## design.v

```verilog
module vedic_mult8_reg (
  input  wire        clk,
  input  wire [7:0]  a,
  input  wire [7:0]  b,
  output reg  [15:0] p
);
  reg  [7:0]  a_q, b_q;
  wire [15:0] prod;
  bit_8_vedic u_mult (.in1(a_q), .in2(b_q), .out(prod));
  always @(posedge clk) begin
    a_q <= a;
    b_q <= b;
    p   <= prod;
  end
endmodule

`timescale 1ns / 1ps
module bit_2_vedic(in1,in2,out);
input [1:0] in1,in2;
output [3:0] out;
wire pp1,pp2,pp3,pp4;
assign pp1=in1[0]&in2[0];
assign pp2=in1[1]&in2[0];
assign pp3=in1[0]&in2[1];
assign pp4=in1[1]&in2[1];
assign out=pp1+{pp2,1'b0}+{pp3,1'b0}+{pp4,2'b00};
endmodule
`timescale 1ns / 1ps
module bit_4_vedic(in1,in2,out);
input [3:0] in1,in2;
output [7:0] out;
wire [3:0] pp1,pp2,pp3,pp4;
bit_2_vedic b1(in1[1:0],in2[1:0],pp1);
bit_2_vedic b2(in1[1:0],in2[3:2],pp2);
bit_2_vedic b3(in1[3:2],in2[1:0],pp3);
bit_2_vedic b4(in1[3:2],in2[3:2],pp4);
assign out=pp1+{pp2,2'b00}+{pp3,2'b00}+{pp4,4'b0000};
endmodule
`timescale 1ns / 1ps
module bit_8_vedic(in1,in2,out);
input [7:0] in1,in2;
output [15:0] out;
wire [7:0] pp1,pp2,pp3,pp4;
bit_4_vedic a1(in1[3:0],in2[3:0],pp1);
bit_4_vedic a2(in1[3:0],in2[7:4],pp2);
bit_4_vedic a3(in1[7:4],in2[3:0],pp3);
bit_4_vedic a4(in1[7:4],in2[7:4],pp4);
assign out=pp1+{pp2,4'b0000}+{pp3,4'b0000}+{pp4,8'b00000000};
endmodule
```

## run.sh

```bash
#!/bin/bash
# the make line also repeats each setting of config.mk as NAME=value (left out here)
make -C /OpenROAD-flow-scripts/flow DESIGN_CONFIG=/design/flow/config.mk WORK_HOME=/design/flow/orfs CLKGATE_MAP_FILE= finish
```

## config.mk

```make
export PLATFORM = sky130hd
export DESIGN_NAME = vedic_mult8_reg
export DESIGN_NICKNAME = vedic_mult8_reg
export VERILOG_FILES = /design/flow/design.v
export SDC_FILE = /design/flow/constraint.sdc
export NUM_CORES = 4
export LEC_CHECK = 0
export CAP_MARGIN = 20
export CORE_MARGIN = 2
export CORE_UTILIZATION = 64
export SLEW_MARGIN = 20
```

## constraint.sdc

```tcl
create_clock -name core_clock -period 3.41 [get_ports {clk}]
set_input_delay 0.6820 -clock core_clock [delete_from_list [all_inputs] [get_ports {clk}]]
set_output_delay 0.6820 -clock core_clock [all_outputs]
set_load 0.01 [all_outputs]
```

==> qor.log, run 1 <==
INFO  run_status     run_status=stopped before the end
INFO  run_status     last_stage_reached=global routing
INFO  run_status     first-error=[ERROR GRT-0232] Routing congestion too high. Check the congestion heatmap in the GUI.
INFO  place          place.port_buffers=32
INFO  yosys          post_synth_num_cell_types=31
INFO  yosys          yosys.area.top_type=sky130_fd_sc_hd__ha_1
INFO  cts            tritoncts.num_buffers=5
INFO  yosys          post-synth-top-count-cell=sky130_fd_sc_hd__inv_1
INFO  global_route   track_usage=0.652
INFO  place          post-place-ws=-1390ps
INFO  yosys          adders_majority_by_area=0.415
INFO  yosys          synth.top_cells.by_area=sky130_fd_sc_hd__ha_1 25%, sky130_fd_sc_hd__dfxtp_1 20%, sky130_fd_sc_hd__fa_1 16%
INFO  die            dieHeight=75.2um
INFO  die            core_area=4820um^2
INFO  yosys          synth_nets=460
INFO  yosys          synth.cellmix.compoundShare=0.0906
INFO  die            chip_footprint=5660um^2
INFO  yosys          topCombFamilyByArea=adder cells
INFO  yosys          postSynthAreaPerCell=9.25um^2
INFO  place          placement.cell_area=4270um^2
INFO  yosys          yosys_warnings=1
INFO  place          place_inst=498
INFO  yosys          top_area_cell_share=0.254
INFO  yosys          edff_count_synth=0
INFO  place          detailed_place_hpwl=6180um
INFO  die            design.portCount=33
INFO  yosys          yosys_register_bits=32
INFO  yosys          yosys_stat_chip_area=3250um^2
INFO  yosys          mux_area_frac=0
INFO  die            die.size.x=75.2um
INFO  place          final_gp_congestion=0.825
INFO  global_route   grt_remaining_overflow=32
INFO  cts            cts.hold.buffers_added=0
INFO  die            row_count=25
INFO  cts            clock_path_buffers=2
INFO  yosys          synth_xor_xnor_area_share=0.0621
INFO  yosys          syn_area=3250um^2
INFO  yosys          synth.yosys.num_cells=351
INFO  yosys          yosys.area_share.simple=0.154
INFO  cts            cts_htree_levels=2
INFO  cts            num_clock_sinks=32
INFO  yosys          synthesis.instances=351
INFO  yosys          yosysSeqAreaShare=0.197
INFO  yosys          ys_top_cells_by_count=70 x sky130_fd_sc_hd__inv_1, 66 x sky130_fd_sc_hd__ha_1, 56 x sky130_fd_sc_hd__and2_1
INFO  die            floorplan_core_density=0.674
INFO  cts            cts-root-buf=sky130_fd_sc_hd__clkbuf_8
INFO  yosys          synth_top_flop_cell=sky130_fd_sc_hd__dfxtp_1
INFO  yosys          synth_async_sr_flop_share=0
stage by stage:
step | total power [mW] | setup TNS, ps | hold slack, ps | utilization
global placement | 2.22 | -10420 | 493 | 0.887
CTS | 2.98 | -11970 | 543 | 0.936
detailed placement | 2.32 | -11430 | 521 | 0.887
floorplan | 1.69 | -8370 | 484 | -
metal layers:
layer  GRT overflow  global-route usage
met5              0              0.0926
met4             16               0.674
met3              0               0.456
met2             15               0.885
met1              1               0.615
timing repair:
item	CTS
pin swaps	15
setup endpoints to repair	11
buffers inserted	2
hold endpoints to repair	0
gates resized	16
==> run 2, diff against run 1 <==
Settings changed: ABC_AREA set to 1, CAP_MARGIN 20 to 0, CORE_UTILIZATION 64 to 72, CTS_CLUSTER_DIAMETER set to 171, CTS_CLUSTER_SIZE set to 74, HOLD_SLACK_MARGIN set to 0.3, SETUP_SLACK_MARGIN set to -0.32.
Clock period 3.41 ns to 4.17 ns, I/O delays scaled along.
==> qor.log, run 2 <==
INFO  yosys          yosys_warnings=1 [unchanged]
INFO  yosys          synthesis.instances=460 [was 351]
INFO  die            chip_footprint=5340um^2 [was 5660 um^2]
INFO  place          place.port_buffers=32 [unchanged]
INFO  run_status     first-error=[ERROR DPL-0033] detailed placement checks failed during check placement. [was [ERROR GRT-0232] Routing congestion too high. Check the congestion heatmap in the GUI.]
INFO  place          post-place-ws=-616ps [was -1390 ps]
INFO  place          placement.cell_area=4180um^2 [was 4270 um^2]
INFO  yosys          top_area_cell_share=0.240 [was 0.254]
INFO  yosys          synth.top_cells.by_area=sky130_fd_sc_hd__ha_1 24%, sky130_fd_sc_hd__dfxtp_1 19%, sky130_fd_sc_hd__fa_1 15% [was sky130_fd_sc_hd__ha_1 25%, sky130_fd_sc_hd__dfxtp_1 20%, sky130_fd_sc_hd__fa_1 16%]
INFO  yosys          synth_xor_xnor_area_share=0.0532 [was 0.0621]
INFO  run_status     run_status=stopped before the end [unchanged]
INFO  yosys          yosys_stat_chip_area=3440um^2 [was 3250 um^2]
INFO  die            floorplan_core_density=0.737 [was 0.674]
INFO  yosys          ys_top_cells_by_count=136 x sky130_fd_sc_hd__inv_1, 111 x sky130_fd_sc_hd__nand2_1, 66 x sky130_fd_sc_hd__ha_1 [was 70 x sky130_fd_sc_hd__inv_1, 66 x sky130_fd_sc_hd__ha_1, 56 x sky130_fd_sc_hd__and2_1]
INFO  die            core_area=4660um^2 [was 4820 um^2]
INFO  die            die.size.x=73.1um [was 75.2 um]
INFO  yosys          synth_async_sr_flop_share=0 [unchanged]
INFO  die            design.portCount=33 [unchanged]
INFO  yosys          yosys.area_share.simple=0.166 [was 0.154]
INFO  yosys          synth.yosys.num_cells=460 [was 351]
INFO  yosys          yosys.area.top_type=sky130_fd_sc_hd__ha_1 [unchanged]
INFO  yosys          mux_area_frac=0 [unchanged]
INFO  run_status     last_stage_reached=clock tree synthesis [was global routing]
INFO  yosys          syn_area=3440um^2 [was 3250 um^2]
INFO  yosys          post-synth-top-count-cell=sky130_fd_sc_hd__inv_1 [unchanged]
INFO  yosys          synth.cellmix.compoundShare=0.0364 [was 0.0906]
INFO  yosys          adders_majority_by_area=0.392 [was 0.415]
INFO  yosys          postSynthAreaPerCell=7.47um^2 [was 9.25 um^2]
INFO  yosys          topCombFamilyByArea=adder cells [unchanged]
INFO  yosys          yosys_register_bits=32 [unchanged]
INFO  die            dieHeight=73.1um [was 75.2 um]
INFO  place          detailed_place_hpwl=6530um [was 6180 um]
INFO  place          place_inst=571 [was 498]
INFO  die            row_count=25 [unchanged]
INFO  yosys          post_synth_num_cell_types=22 [was 31]
INFO  yosys          synth_top_flop_cell=sky130_fd_sc_hd__dfxtp_1 [unchanged]
INFO  yosys          synth_nets=569 [was 460]
INFO  place          final_gp_congestion=0.879 [was 0.825]
INFO  yosys          edff_count_synth=0 [unchanged]
INFO  yosys          yosysSeqAreaShare=0.186 [was 0.197]
==> run 3, diff against run 2 <==
Settings changed: CAP_MARGIN 0 to 40, CELL_PAD_IN_SITES_DETAIL_PLACEMENT set to 1, CELL_PAD_IN_SITES_GLOBAL_PLACEMENT set to 3, CORE_ASPECT_RATIO set to 1.59, CORE_MARGIN 2 to 8, CORE_UTILIZATION 72 to 48, CTS_CLUSTER_DIAMETER 171 to unset, CTS_CLUSTER_SIZE 74 to 53, GPL_TIMING_DRIVEN set to 0, HOLD_SLACK_MARGIN 0.3 to unset, MAX_ROUTING_LAYER set to met5, MIN_ROUTING_LAYER set to met2, SETUP_SLACK_MARGIN -0.32 to 0.02, SLEW_MARGIN 20 to 10, TNS_END_PERCENT set to 50.
Clock period 4.17 ns to 3.19 ns, I/O delays scaled along.
==> qor.log, run 3 <==
INFO  run_status     run_status=stopped before the end [unchanged]
INFO  run_status     last_stage_reached=global placement without I/O [was clock tree synthesis]
INFO  run_status     first-error=[ERROR GPL-0301] Utilization 109.952 % exceeds 100%. [was [ERROR DPL-0033] detailed placement checks failed during check placement.]
INFO  yosys          synth_xor_xnor_area_share=0.0532 [unchanged]
INFO  yosys          mux_area_frac=0 [unchanged]
INFO  yosys          yosys_stat_chip_area=3440um^2 [unchanged]
INFO  yosys          synth_async_sr_flop_share=0 [unchanged]
INFO  yosys          synth.yosys.num_cells=460 [unchanged]
INFO  yosys          yosys_register_bits=32 [unchanged]
INFO  yosys          synth.cellmix.compoundShare=0.0364 [unchanged]
INFO  yosys          synth.top_cells.by_area=sky130_fd_sc_hd__ha_1 24%, sky130_fd_sc_hd__dfxtp_1 19%, sky130_fd_sc_hd__fa_1 15% [unchanged]
INFO  yosys          top_area_cell_share=0.240 [unchanged]
INFO  yosys          yosys.area.top_type=sky130_fd_sc_hd__ha_1 [unchanged]
INFO  yosys          postSynthAreaPerCell=7.47um^2 [unchanged]
INFO  yosys          topCombFamilyByArea=adder cells [unchanged]
INFO  yosys          synthesis.instances=460 [unchanged]
INFO  yosys          ys_top_cells_by_count=136 x sky130_fd_sc_hd__inv_1, 111 x sky130_fd_sc_hd__nand2_1, 66 x sky130_fd_sc_hd__ha_1 [unchanged]
INFO  die            core_area=7080um^2 [was 4660 um^2]
INFO  yosys          adders_majority_by_area=0.392 [unchanged]
INFO  yosys          synth_nets=569 [unchanged]
INFO  yosys          yosysSeqAreaShare=0.186 [unchanged]
INFO  die            dieHeight=123um [was 73.1 um]
INFO  die            floorplan_core_density=0.486 [was 0.737]
INFO  yosys          yosys.area_share.simple=0.166 [unchanged]
INFO  yosys          edff_count_synth=0 [unchanged]
INFO  die            chip_footprint=10200um^2 [was 5340 um^2]
INFO  yosys          yosys_warnings=1 [unchanged]
INFO  yosys          post_synth_num_cell_types=22 [unchanged]
INFO  yosys          synth_top_flop_cell=sky130_fd_sc_hd__dfxtp_1 [unchanged]
INFO  die            row_count=39 [was 25]
INFO  yosys          syn_area=3440um^2 [unchanged]
INFO  yosys          post-synth-top-count-cell=sky130_fd_sc_hd__inv_1 [unchanged]
INFO  die            die.size.x=83.1um [was 73.1 um]
==> run 4, diff against run 3 <==
Settings changed: ABC_AREA 1 to unset, CAP_MARGIN 40 to 35, CELL_PAD_IN_SITES_DETAIL_PLACEMENT 1 to unset, CELL_PAD_IN_SITES_GLOBAL_PLACEMENT 3 to unset, CORE_ASPECT_RATIO 1.59 to unset, CORE_MARGIN 8 to 2, CORE_UTILIZATION 48 to 17, CTS_CLUSTER_DIAMETER set to 278, CTS_CLUSTER_SIZE 53 to unset, GPL_ROUTABILITY_DRIVEN set to 1, GPL_TIMING_DRIVEN 0 to 1, HOLD_SLACK_MARGIN set to 0.04, MAX_ROUTING_LAYER met5 to unset, MIN_ROUTING_LAYER met2 to unset, SETUP_SLACK_MARGIN 0.02 to -0.09, SLEW_MARGIN 10 to 20, TNS_END_PERCENT 50 to unset.
Clock period 3.19 ns to 3.42 ns, I/O delays scaled along.
==> qor.log, run 4 <==
INFO  cts            clk_pin_slew=60ps
INFO  global_route   grt_remaining_overflow=0
INFO  yosys          synth.top_cells.by_area=sky130_fd_sc_hd__ha_1 25%, sky130_fd_sc_hd__dfxtp_1 20%, sky130_fd_sc_hd__fa_1 16% [was sky130_fd_sc_hd__ha_1 24%, sky130_fd_sc_hd__dfxtp_1 19%, sky130_fd_sc_hd__fa_1 15%]
INFO  yosys          topCombFamilyByArea=adder cells [unchanged]
INFO  global_route   grt_start_max_net_pins=12
INFO  cells_and_area finalNonFillerCells=676
INFO  place          place_inst=662
INFO  power_and_ir_drop p_seq_frac=0.167
INFO  drt            vias_per_cell=3.69
INFO  yosys          adders_majority_by_area=0.415 [was 0.392]
INFO  drt            average_wire_per_standard_cell=10.7um
INFO  run_status     run_status=complete, but fails checks [was stopped before the end]
INFO  sta            fin_worst_skew=3.49ps
INFO  sta            timing.final.crit_share=1.37
INFO  yosys          synth_async_sr_flop_share=0 [unchanged]
INFO  worst_hold_path hold_path.class=reg -> reg
INFO  setup_path     worst_ep_required_time=3630ps
INFO  drt            detailedRoute.firstPassIterationCount=4
INFO  sta            final.setup.tns=-10210ps
INFO  yosys          synth_nets=460 [was 569]
INFO  die            chip_footprint=20200um^2 [was 10200 um^2]
INFO  job            timing.max_cap.violations=0
INFO  yosys          postSynthAreaPerCell=9.25um^2 [was 7.47 um^2]
INFO  place          placement.cell_area=4460um^2
INFO  setup_path     r2r_setup_slack=-1280ps
INFO  job            tool_warnings=29
INFO  yosys          synth.cellmix.compoundShare=0.0906 [was 0.0364]
INFO  sta            setup_viol=10
INFO  yosys          synth_xor_xnor_area_share=0.0621 [was 0.0532]
INFO  yosys          ys_top_cells_by_count=70 x sky130_fd_sc_hd__inv_1, 66 x sky130_fd_sc_hd__ha_1, 56 x sky130_fd_sc_hd__and2_1 [was 136 x sky130_fd_sc_hd__inv_1, 111 x sky130_fd_sc_hd__nand2_1, 66 x sky130_fd_sc_hd__ha_1]
INFO  setup_path     r2r_end=p[12]
INFO  place          detailed_place_hpwl=6140um
INFO  sta            holdWs=633ps
INFO  yosys          synth.yosys.num_cells=351 [was 460]
INFO  power_and_ir_drop power_per_cell_area=622nW/um^2
INFO  yosys          edff_count_synth=0 [unchanged]
INFO  drt            detail_route.antenna_diodes=0
INFO  setup_path     critical_path.max_fanout=4
INFO  global_route   number_of_antenna_violations_at_the_first_check_in_global_routing=0
INFO  power_and_ir_drop power_clock=0.450mW
INFO  power_and_ir_drop leakagePower=2.34nW
INFO  power_and_ir_drop seq-power=0.502mW
INFO  power_and_ir_drop power.share.switching=0.381
INFO  place          place.port_buffers=32
INFO  power_and_ir_drop dominant_power_group=combinational logic
INFO  setup_path     ff2ff_path_depth=22
INFO  cells_and_area area_growth_synth_to_finish=49.2%
INFO  cts            clock_path_buffers=2
INFO  yosys          mux_area_frac=0 [unchanged]
INFO  cts            cts_htree_levels=2
INFO  drt            drc_violations_left=0
INFO  setup_path     critical-path-top-delay-family=adder cells
INFO  yosys          yosys.area.top_type=sky130_fd_sc_hd__ha_1 [unchanged]
INFO  place          post-place-ws=-1340ps
INFO  yosys          post_synth_num_cell_types=31 [was 22]
INFO  global_route   first_pass_grt_wire_length=11900um
INFO  sta            max_slew.worst_pin.slew=380ps
INFO  yosys          yosys.area_share.simple=0.154 [was 0.166]
INFO  setup_path     worstSetupPathType=reg -> reg
INFO  sta            postLayoutSetupSlackWorst=-1280ps
INFO  yosys          synthesis.instances=351 [was 460]
INFO  yosys          yosys_register_bits=32 [unchanged]
INFO  power_and_ir_drop total_power=3.01mW
INFO  run_status       check-failures=setup timing
INFO  setup_path     cp_slowest_stage_delay=530ps
INFO  cts            num_clock_sinks=32
INFO  sta            fmax=213MHz
INFO  setup_path     cp_max_stage_cell=sky130_fd_sc_hd__fa_2
INFO  power_and_ir_drop cell_internal_pwr=1.87mW
INFO  cells_and_area final_cell_area=4840um^2
INFO  setup_path     critical_path_arrival=4910ps
INFO  setup_path     crit_start=b_q[0]
INFO  setup_path     setup.worst_path.end_class=register
INFO  place          final_gp_congestion=0.766
INFO  yosys          top_area_cell_share=0.254 [was 0.240]
INFO  setup_path     path_depth=22
INFO  power_and_ir_drop worst_ir_drop_vdd=0.302mV
INFO  yosys          yosysSeqAreaShare=0.197 [was 0.186]
INFO  drt            routed_wl=7230um
INFO  sta            final.min_clock_period=4700ps
INFO  die            design.portCount=33
INFO  worst_hold_path min_from=a_q[1]
INFO  setup_path     rr_startpoint=b_q[0]
INFO  setup_path     worstSetupStartpointType=register
INFO  yosys          yosys_warnings=1 [unchanged]
INFO  die            die.size.x=142um [was 83.1 um]
INFO  die            floorplan_core_density=0.174 [was 0.486]
INFO  yosys          syn_area=3250um^2 [was 3440 um^2]
INFO  setup_path     critPathBufInv=5
INFO  power_and_ir_drop power.share.combinational=0.684
INFO  die            core_area=18700um^2 [was 7080 um^2]
INFO  sta            maxSlewHeadroom=0.747
INFO  drt            postRouteAntennaNets=0
INFO  yosys          post-synth-top-count-cell=sky130_fd_sc_hd__inv_1 [unchanged]
INFO  worst_hold_path min_path_cells=2
INFO  cts            cts.hold.buffers_added=0
INFO  power_and_ir_drop net-switching-power=1.15mW
INFO  cts            worst_skew_pair.late_latency=280ps
INFO  power_and_ir_drop clock_power_share=0.149
INFO  cts            tritoncts.num_buffers=5
INFO  yosys          synth_top_flop_cell=sky130_fd_sc_hd__dfxtp_1 [unchanged]
INFO  cells_and_area post-route-util=0.259
INFO  sta            timing.final.hold_violations=0
INFO  cts            cts-root-buf=sky130_fd_sc_hd__clkbuf_16
INFO  cells_and_area layout.nets=550
INFO  drt            drt_first_iter_violations=39
INFO  drt            num_vias=2497
INFO  die            row_count=50 [was 39]
INFO  power_and_ir_drop comb_power=2.06mW
INFO  yosys          yosys_stat_chip_area=3250um^2 [was 3440 um^2]
INFO  global_route   track_usage=0.0749
INFO  die            dieHeight=142um [was 123 um]
INFO  cts            clock_tree_from_tritoncts=built
INFO  sta            rsz0062_at_grt=true
INFO  setup_path     cp-endpoint=p[12]
INFO  worst_hold_path whs_endpoint=p[1]
INFO  sta            timing.final.max_slew_violations=0
INFO  global_route   number_of_global_route_vias_before_repair=2567
INFO  setup_path     path_cells=and2_4 > ha_4 > ha_4 > inv_2 > fa_1 > inv_1 > ha_2 > inv_2 > fa_2 > inv_2 > ha_4 > fa_2 > a21o_1 > a21oi_2 > xor2_2 > fa_1 > inv_2 > ha_4 > a21oi_4 > o22ai_4 > o41ai_2 > xnor2_1
run 4: repair_timing:
item	4_1_cts	5_1_grt
buffers inserted	0	6
gates resized	8	28
setup endpoints to repair	10	10
pin swaps	9	22
run 4: metal layers:
metal	wire length (um)	GRT usage
met1	3180	0.0858
met2	3800	0.141
met5	0	0
met4	53	0.0174
met3	190	0.0158
run 4: layout make-up:
cell class              instances  area, um^2
fillers                      1957       13900
multi-input cells             249        2760
repair buffers                 83         731
flip-flops and latches         32         653
well taps                     234         293
inverters                      70         263
clock buffers                   5         125
clock inverters                 3        18.8
==> run 5, diff against run 4 <==
Settings changed: ABC_AREA set to 1, CAP_MARGIN 35 to 0, CORE_UTILIZATION 17 to 68, CTS_CLUSTER_DIAMETER 278 to unset, GPL_ROUTABILITY_DRIVEN 1 to unset, GPL_TIMING_DRIVEN 1 to unset, HOLD_SLACK_MARGIN 0.04 to unset, SETUP_SLACK_MARGIN -0.09 to -0.32.
Clock period 3.42 ns to 4.13 ns, I/O delays scaled along.
==> qor.log, run 5 <==
INFO  yosys          edff_count_synth=0 [unchanged]
INFO  yosys          postSynthAreaPerCell=7.47um^2 [was 9.25 um^2]
INFO  die            chip_footprint=5640um^2 [was 20200 um^2]
INFO  place          detailed_place_hpwl=6800um [was 6140 um]
INFO  cts            tritoncts.num_buffers=5 [unchanged]
INFO  place          place.port_buffers=32 [unchanged]
INFO  yosys          syn_area=3440um^2 [was 3250 um^2]
INFO  yosys          yosys_stat_chip_area=3440um^2 [was 3250 um^2]
INFO  yosys          yosys.area.top_type=sky130_fd_sc_hd__ha_1 [unchanged]
INFO  global_route   grt_remaining_overflow=469
INFO  yosys          synthesis.instances=460 [was 351]
INFO  yosys          topCombFamilyByArea=adder cells [unchanged]
INFO  yosys          top_area_cell_share=0.240 [was 0.254]
INFO  cts            cts-root-buf=sky130_fd_sc_hd__clkbuf_8 [was sky130_fd_sc_hd__clkbuf_16]
INFO  die            core_area=4790um^2 [was 18700 um^2]
INFO  yosys          synth_xor_xnor_area_share=0.0532 [was 0.0621]
INFO  yosys          mux_area_frac=0 [unchanged]
INFO  yosys          adders_majority_by_area=0.392 [was 0.415]
INFO  global_route   track_usage=0.931
INFO  place          post-place-ws=-640ps [was -1340 ps]
INFO  yosys          synth_async_sr_flop_share=0 [unchanged]
INFO  yosys          synth.cellmix.compoundShare=0.0364 [was 0.0906]
INFO  die            row_count=25 [was 50]
INFO  cts            clock_path_buffers=2 [unchanged]
INFO  yosys          yosys.area_share.simple=0.166 [was 0.154]
INFO  die            floorplan_core_density=0.718 [was 0.174]
INFO  die            design.portCount=33 [unchanged]
INFO  run_status     run_status=stopped before the end [was complete, but fails checks]
INFO  yosys          synth_top_flop_cell=sky130_fd_sc_hd__dfxtp_1 [unchanged]
INFO  die            dieHeight=75.1um [was 142 um]
INFO  cts            cts_htree_levels=2 [unchanged]
INFO  yosys          post-synth-top-count-cell=sky130_fd_sc_hd__inv_1 [unchanged]
INFO  yosys          synth.top_cells.by_area=sky130_fd_sc_hd__ha_1 24%, sky130_fd_sc_hd__dfxtp_1 19%, sky130_fd_sc_hd__fa_1 15% [was sky130_fd_sc_hd__ha_1 25%, sky130_fd_sc_hd__dfxtp_1 20%, sky130_fd_sc_hd__fa_1 16%]
INFO  yosys          synth.yosys.num_cells=460 [was 351]
INFO  run_status     first-error=[ERROR GRT-0232] Routing congestion too high. Check the congestion heatmap in the GUI.
INFO  yosys          ys_top_cells_by_count=136 x sky130_fd_sc_hd__inv_1, 111 x sky130_fd_sc_hd__nand2_1, 66 x sky130_fd_sc_hd__ha_1 [was 70 x sky130_fd_sc_hd__inv_1, 66 x sky130_fd_sc_hd__ha_1, 56 x sky130_fd_sc_hd__and2_1]
INFO  yosys          yosysSeqAreaShare=0.186 [was 0.197]
INFO  place          final_gp_congestion=0.866 [was 0.766]
INFO  yosys          synth_nets=569 [was 460]
INFO  yosys          yosys_warnings=1 [unchanged]
INFO  cts            cts.hold.buffers_added=0 [unchanged]
INFO  place          placement.cell_area=4230um^2 [was 4460 um^2]
INFO  cts            num_clock_sinks=32 [unchanged]
INFO  run_status     last_stage_reached=global routing
INFO  die            die.size.x=75.1um [was 142 um]
INFO  yosys          yosys_register_bits=32 [unchanged]
INFO  yosys          post_synth_num_cell_types=22 [was 31]
## run 5: what timing repair did
item                                    CTS
pin swaps                                26
gates resized                            32
endpoints found under the setup margin    7
setup buffers                             9
## run 5: per-layer routing
layer  GRT usage  GRT overflow
met5       0.120             0
met4        1.19           131
met3       0.574             2
met2        1.29           335
met1       0.815             1
## run 5: through the flow
step                TNS [ps]  cells  hold slack, ps
detailed placement     -4050    587             604
global placement       -2830    587             596
floorplan              -1730    460             537
CTS                    -3400    602             624
==> run 6, diff against run 5 <==
Settings changed: ABC_AREA 1 to unset, CAP_MARGIN 0 to 20, CORE_UTILIZATION 68 to 72, CTS_CLUSTER_SIZE set to 15, SETUP_SLACK_MARGIN -0.32 to unset.
Clock period 4.13 ns to 2.97 ns, I/O delays scaled along.
==> qor.log, run 6 <==
INFO  yosys          post_synth_num_cell_types=31 [was 22]
INFO  yosys          syn_area=3250um^2 [was 3440 um^2]
INFO  yosys          yosys_warnings=1 [unchanged]
INFO  yosys          ys_top_cells_by_count=70 x sky130_fd_sc_hd__inv_1, 66 x sky130_fd_sc_hd__ha_1, 56 x sky130_fd_sc_hd__and2_1 [was 136 x sky130_fd_sc_hd__inv_1, 111 x sky130_fd_sc_hd__nand2_1, 66 x sky130_fd_sc_hd__ha_1]
INFO  yosys          synth.yosys.num_cells=351 [was 460]
INFO  yosys          yosysSeqAreaShare=0.197 [was 0.186]
INFO  yosys          adders_majority_by_area=0.415 [was 0.392]
INFO  yosys          postSynthAreaPerCell=9.25um^2 [was 7.47 um^2]
INFO  place          detailed_place_hpwl=9370um [was 6800 um]
INFO  yosys          top_area_cell_share=0.254 [was 0.240]
INFO  die            die.size.x=71.1um [was 75.1 um]
INFO  yosys          yosys.area.top_type=sky130_fd_sc_hd__ha_1 [unchanged]
INFO  place          place.port_buffers=32 [unchanged]
INFO  run_status     first-error=[ERROR DPL-0038] Utilization greater than 100%, impossible to legalize [was [ERROR GRT-0232] Routing congestion too high. Check the congestion heatmap in the GUI.]
INFO  run_status     run_status=stopped before the end [unchanged]
INFO  yosys          synthesis.instances=351 [was 460]
INFO  yosys          synth_xor_xnor_area_share=0.0621 [was 0.0532]
INFO  place          post-place-ws=-2110ps [was -640 ps]
INFO  die            floorplan_core_density=0.745 [was 0.718]
INFO  die            core_area=4350um^2 [was 4790 um^2]
INFO  place          final_gp_congestion=0.874 [was 0.866]
INFO  yosys          post-synth-top-count-cell=sky130_fd_sc_hd__inv_1 [unchanged]
INFO  yosys          yosys_register_bits=32 [unchanged]
INFO  yosys          edff_count_synth=0 [unchanged]
INFO  yosys          synth_async_sr_flop_share=0 [unchanged]
INFO  yosys          synth_top_flop_cell=sky130_fd_sc_hd__dfxtp_1 [unchanged]
INFO  yosys          yosys.area_share.simple=0.154 [was 0.166]
INFO  yosys          synth.top_cells.by_area=sky130_fd_sc_hd__ha_1 25%, sky130_fd_sc_hd__dfxtp_1 20%, sky130_fd_sc_hd__fa_1 16% [was sky130_fd_sc_hd__ha_1 24%, sky130_fd_sc_hd__dfxtp_1 19%, sky130_fd_sc_hd__fa_1 15%]
INFO  die            row_count=24 [was 25]
INFO  yosys          mux_area_frac=0 [unchanged]
INFO  die            design.portCount=33 [unchanged]
INFO  yosys          topCombFamilyByArea=adder cells [unchanged]
INFO  die            dieHeight=71.1um [was 75.1 um]
INFO  die            chip_footprint=5060um^2 [was 5640 um^2]
INFO  yosys          synth_nets=460 [was 569]
INFO  yosys          yosys_stat_chip_area=3250um^2 [was 3440 um^2]
INFO  run_status     last_stage_reached=clock tree synthesis [was global routing]
INFO  yosys          synth.cellmix.compoundShare=0.0906 [was 0.0364]
## run 6: metrics by stage
step / hold WS [ps] / instances / util / area, um^2
detailed placement: 550 / 484 / 0.979 / 4260
global placement: 504 / 484 / 0.979 / 4260
floorplan: 484 / 351 / - / 3510
==> run 7, diff against run 6 <==
Settings changed: CAP_MARGIN 20 to 5, CORE_ASPECT_RATIO set to 1.84, CORE_MARGIN 2 to 4, CORE_UTILIZATION 72 to 17, CTS_CLUSTER_DIAMETER set to 278, CTS_CLUSTER_SIZE 15 to unset, GPL_ROUTABILITY_DRIVEN set to 1, GPL_TIMING_DRIVEN set to 0, HOLD_SLACK_MARGIN set to 0.04, MAX_ROUTING_LAYER set to met4.
Clock period 2.97 ns to 4.47 ns, I/O delays scaled along.
==> qor.log, run 7 <==
INFO  sta            timing.final.max_slew_violations=0
INFO  power_and_ir_drop clock_power_share=0.183
INFO  sta            timing.final.crit_share=1.07
INFO  power_and_ir_drop net-switching-power=0.894mW
INFO  yosys          postSynthAreaPerCell=9.25um^2 [unchanged]
INFO  cts            clock_path_buffers=2
INFO  cells_and_area area_growth_synth_to_finish=44.3%
INFO  sta            max_slew.worst_pin.slew=344ps
INFO  cts            cts-root-buf=sky130_fd_sc_hd__clkbuf_16
INFO  worst_hold_path hold_path.class=reg -> reg
INFO  drt            average_wire_per_standard_cell=11.9um
INFO  cts            cts.hold.buffers_added=0
INFO  setup_path     cp_slowest_stage_delay=520ps
INFO  global_route   grt_start_max_net_pins=11
INFO  drt            drt_first_iter_violations=72
INFO  die            core_area=18800um^2 [was 4350 um^2]
INFO  power_and_ir_drop seq-power=0.392mW
INFO  sta            rsz0062_at_grt=true
INFO  cts            cts_htree_levels=2
INFO  sta            fmax=210MHz
INFO  power_and_ir_drop power.share.combinational=0.650
INFO  place          final_gp_congestion=0.781 [was 0.874]
INFO  drt            detailedRoute.firstPassIterationCount=2
INFO  drt            vias_per_cell=3.77
INFO  power_and_ir_drop total_power=2.34mW
INFO  yosys          ys_top_cells_by_count=70 x sky130_fd_sc_hd__inv_1, 66 x sky130_fd_sc_hd__ha_1, 56 x sky130_fd_sc_hd__and2_1 [unchanged]
INFO  run_status     run_status=complete, but fails checks [was stopped before the end]
INFO  setup_path     setup.worst_path.end_class=register
INFO  cells_and_area layout.nets=520
INFO  setup_path     worst_ep_required_time=4680ps
INFO  setup_path     cp_max_stage_cell=sky130_fd_sc_hd__fa_1
INFO  setup_path     path_common_cell=sky130_fd_sc_hd__inv_2
INFO  die            chip_footprint=21500um^2 [was 5060 um^2]
INFO  setup_path     crit_start=a_q[2]
INFO  sta            final.min_clock_period=4770ps
INFO  cts            tritoncts.num_buffers=5
INFO  power_and_ir_drop p_seq_frac=0.168
INFO  yosys          top_area_cell_share=0.254 [unchanged]
INFO  power_and_ir_drop worst_ir_drop_vdd=0.216mV
INFO  yosys          post-synth-top-count-cell=sky130_fd_sc_hd__inv_1 [unchanged]
INFO  power_and_ir_drop dominant_power_group=combinational logic
INFO  yosys          synth.yosys.num_cells=351 [unchanged]
INFO  drt            routed_wl=7840um
INFO  cells_and_area seq_area=668um^2
INFO  yosys          synth.cellmix.compoundShare=0.0906 [unchanged]
INFO  die            design.portCount=33 [unchanged]
INFO  yosys          syn_area=3250um^2 [unchanged]
INFO  power_and_ir_drop power_clock=0.427mW
INFO  yosys          mux_area_frac=0 [unchanged]
INFO  yosys          synth_async_sr_flop_share=0 [unchanged]
INFO  setup_path     path_depth=24
INFO  setup_path     cp-endpoint=p[15]
INFO  drt            postRouteAntennaNets=0
INFO  yosys          yosysSeqAreaShare=0.197 [unchanged]
INFO  global_route   track_usage=0.0805
INFO  yosys          edff_count_synth=0 [unchanged]
INFO  cts            worst_skew_pair.late_latency=280ps
INFO  power_and_ir_drop power.share.switching=0.382
INFO  yosys          yosys.area_share.simple=0.154 [unchanged]
INFO  job            timing.max_cap.violations=0
INFO  yosys          synth_nets=460 [unchanged]
INFO  yosys          yosys.area.top_type=sky130_fd_sc_hd__ha_1 [unchanged]
INFO  power_and_ir_drop power_per_cell_area=499nW/um^2
INFO  sta            setup_viol=6
INFO  power_and_ir_drop leakagePower=2.20nW
INFO  cells_and_area layout.filler_cells=1972
INFO  place          detailed_place_hpwl=6360um [was 9370 um]
INFO  drt            detail_route.antenna_diodes=0
INFO  global_route   number_of_global_route_vias_before_repair=2723
INFO  job            tool_warnings=29
INFO  setup_path     critPathBufInv=5
INFO  setup_path     critical-path-top-delay-family=adder cells
INFO  sta            postLayoutSetupSlackWorst=-295ps
INFO  cts            num_clock_sinks=32
INFO  sta            maxSlewHeadroom=0.771
INFO  setup_path     ff2ff_path_depth=24
INFO  die            row_count=68 [was 24]
INFO  die            floorplan_core_density=0.173 [was 0.745]
INFO  cts            clock_tree_from_tritoncts=built
INFO  die            dieHeight=195um [was 71.1 um]
INFO  setup_path     critical_path_arrival=4980ps
INFO  sta            fin_worst_skew=4.53ps
INFO  setup_path     path_cells=and2_4 > ha_4 > inv_2 > fa_1 > inv_2 > ha_4 > inv_2 > fa_2 > inv_2 > a21o_1 > a21oi_2 > xnor2_2 > ha_4 > nand3_2 > o211ai_1 > nand4_1 > xor2_1 > fa_1 > inv_2 > ha_4 > nor3_4 > o21ai_4 > a311o_1 > o211ai_2
INFO  setup_path     r2r_end=p[15]
INFO  yosys          post_synth_num_cell_types=31 [unchanged]
INFO  sta            timing.final.hold_violations=0
INFO  setup_path     critical_path.max_fanout=5
INFO  yosys          yosys_register_bits=32 [unchanged]
INFO  power_and_ir_drop comb_power=1.52mW
INFO  worst_hold_path whs_endpoint=p[0]
INFO  yosys          adders_majority_by_area=0.415 [unchanged]
INFO  run_status       check-failures=setup timing
INFO  drt            num_vias=2480
INFO  global_route   first_pass_grt_wire_length=12900um
INFO  worst_hold_path min_from=a_q[0]
INFO  place          place.port_buffers=32 [unchanged]
INFO  cells_and_area post-route-util=0.249
INFO  yosys          synthesis.instances=351 [unchanged]
INFO  global_route   grt_remaining_overflow=0
INFO  die            die.size.x=110um [was 71.1 um]
INFO  cts            clk_pin_slew=60ps
INFO  yosys          yosys_stat_chip_area=3250um^2 [unchanged]
INFO  setup_path     worstSetupStartpointType=register
INFO  yosys          topCombFamilyByArea=adder cells [unchanged]
INFO  drt            drc_violations_left=0
INFO  setup_path     r2r_setup_slack=-300ps
INFO  yosys          synth_xor_xnor_area_share=0.0621 [unchanged]
INFO  worst_hold_path min_path_cells=1
INFO  yosys          synth.top_cells.by_area=sky130_fd_sc_hd__ha_1 25%, sky130_fd_sc_hd__dfxtp_1 20%, sky130_fd_sc_hd__fa_1 16% [unchanged]
INFO  setup_path     rr_startpoint=a_q[2]
INFO  power_and_ir_drop cell_internal_pwr=1.44mW
INFO  yosys          yosys_warnings=1 [unchanged]
INFO  global_route   number_of_antenna_violations_at_the_first_check_in_global_routing=0
INFO  cells_and_area mi_logic_area=2780um^2
INFO  yosys          synth_top_flop_cell=sky130_fd_sc_hd__dfxtp_1 [unchanged]
INFO  setup_path     worstSetupPathType=reg -> reg
## run 7: final cells by class
cell class              count  area share
clock buffers               7      0.0326
clock inverters             1     0.00641
inverters                  70      0.0561
multi-input cells         249       0.593
flip-flops and latches     32       0.143
well taps                 245      0.0655
repair buffers             53       0.104
## run 7: timing repair
action                                  CTS  global route
resized                                  31            23
endpoints found under the setup margin    7             8
pin swaps                                29            33
buffers inserted                         14             7
## run 7: through the flow
step / TNS (ps) / instance area [um^2] / setup WS (ps) / hold slack (ps) / instances
3_3_place_gp: -2850 / 4060 / -596 / 552 / 628
2_1_floorplan: -206 / 3430 / -86.6 / 484 / 351
4_1_cts: -1700 / 4490 / -392 / 496 / 650
3_5_place_dp: -3010 / 4060 / -622 / 556 / 628
5_1_grt: -2740 / 4680 / -550 / 502 / 657
6_report: -1220 / 4680 / -295 / 489 / 657
## run 7: layer usage
metal  track usage  up-vias  routed length [um]
met1        0.0658     1192                2370
met5             -        -                   0
met4        0.0444        0                 361
met2         0.161       26                4960
met3        0.0112       16                 153
li1              -     1246                   -
Power and IR drop assume default switching activity.
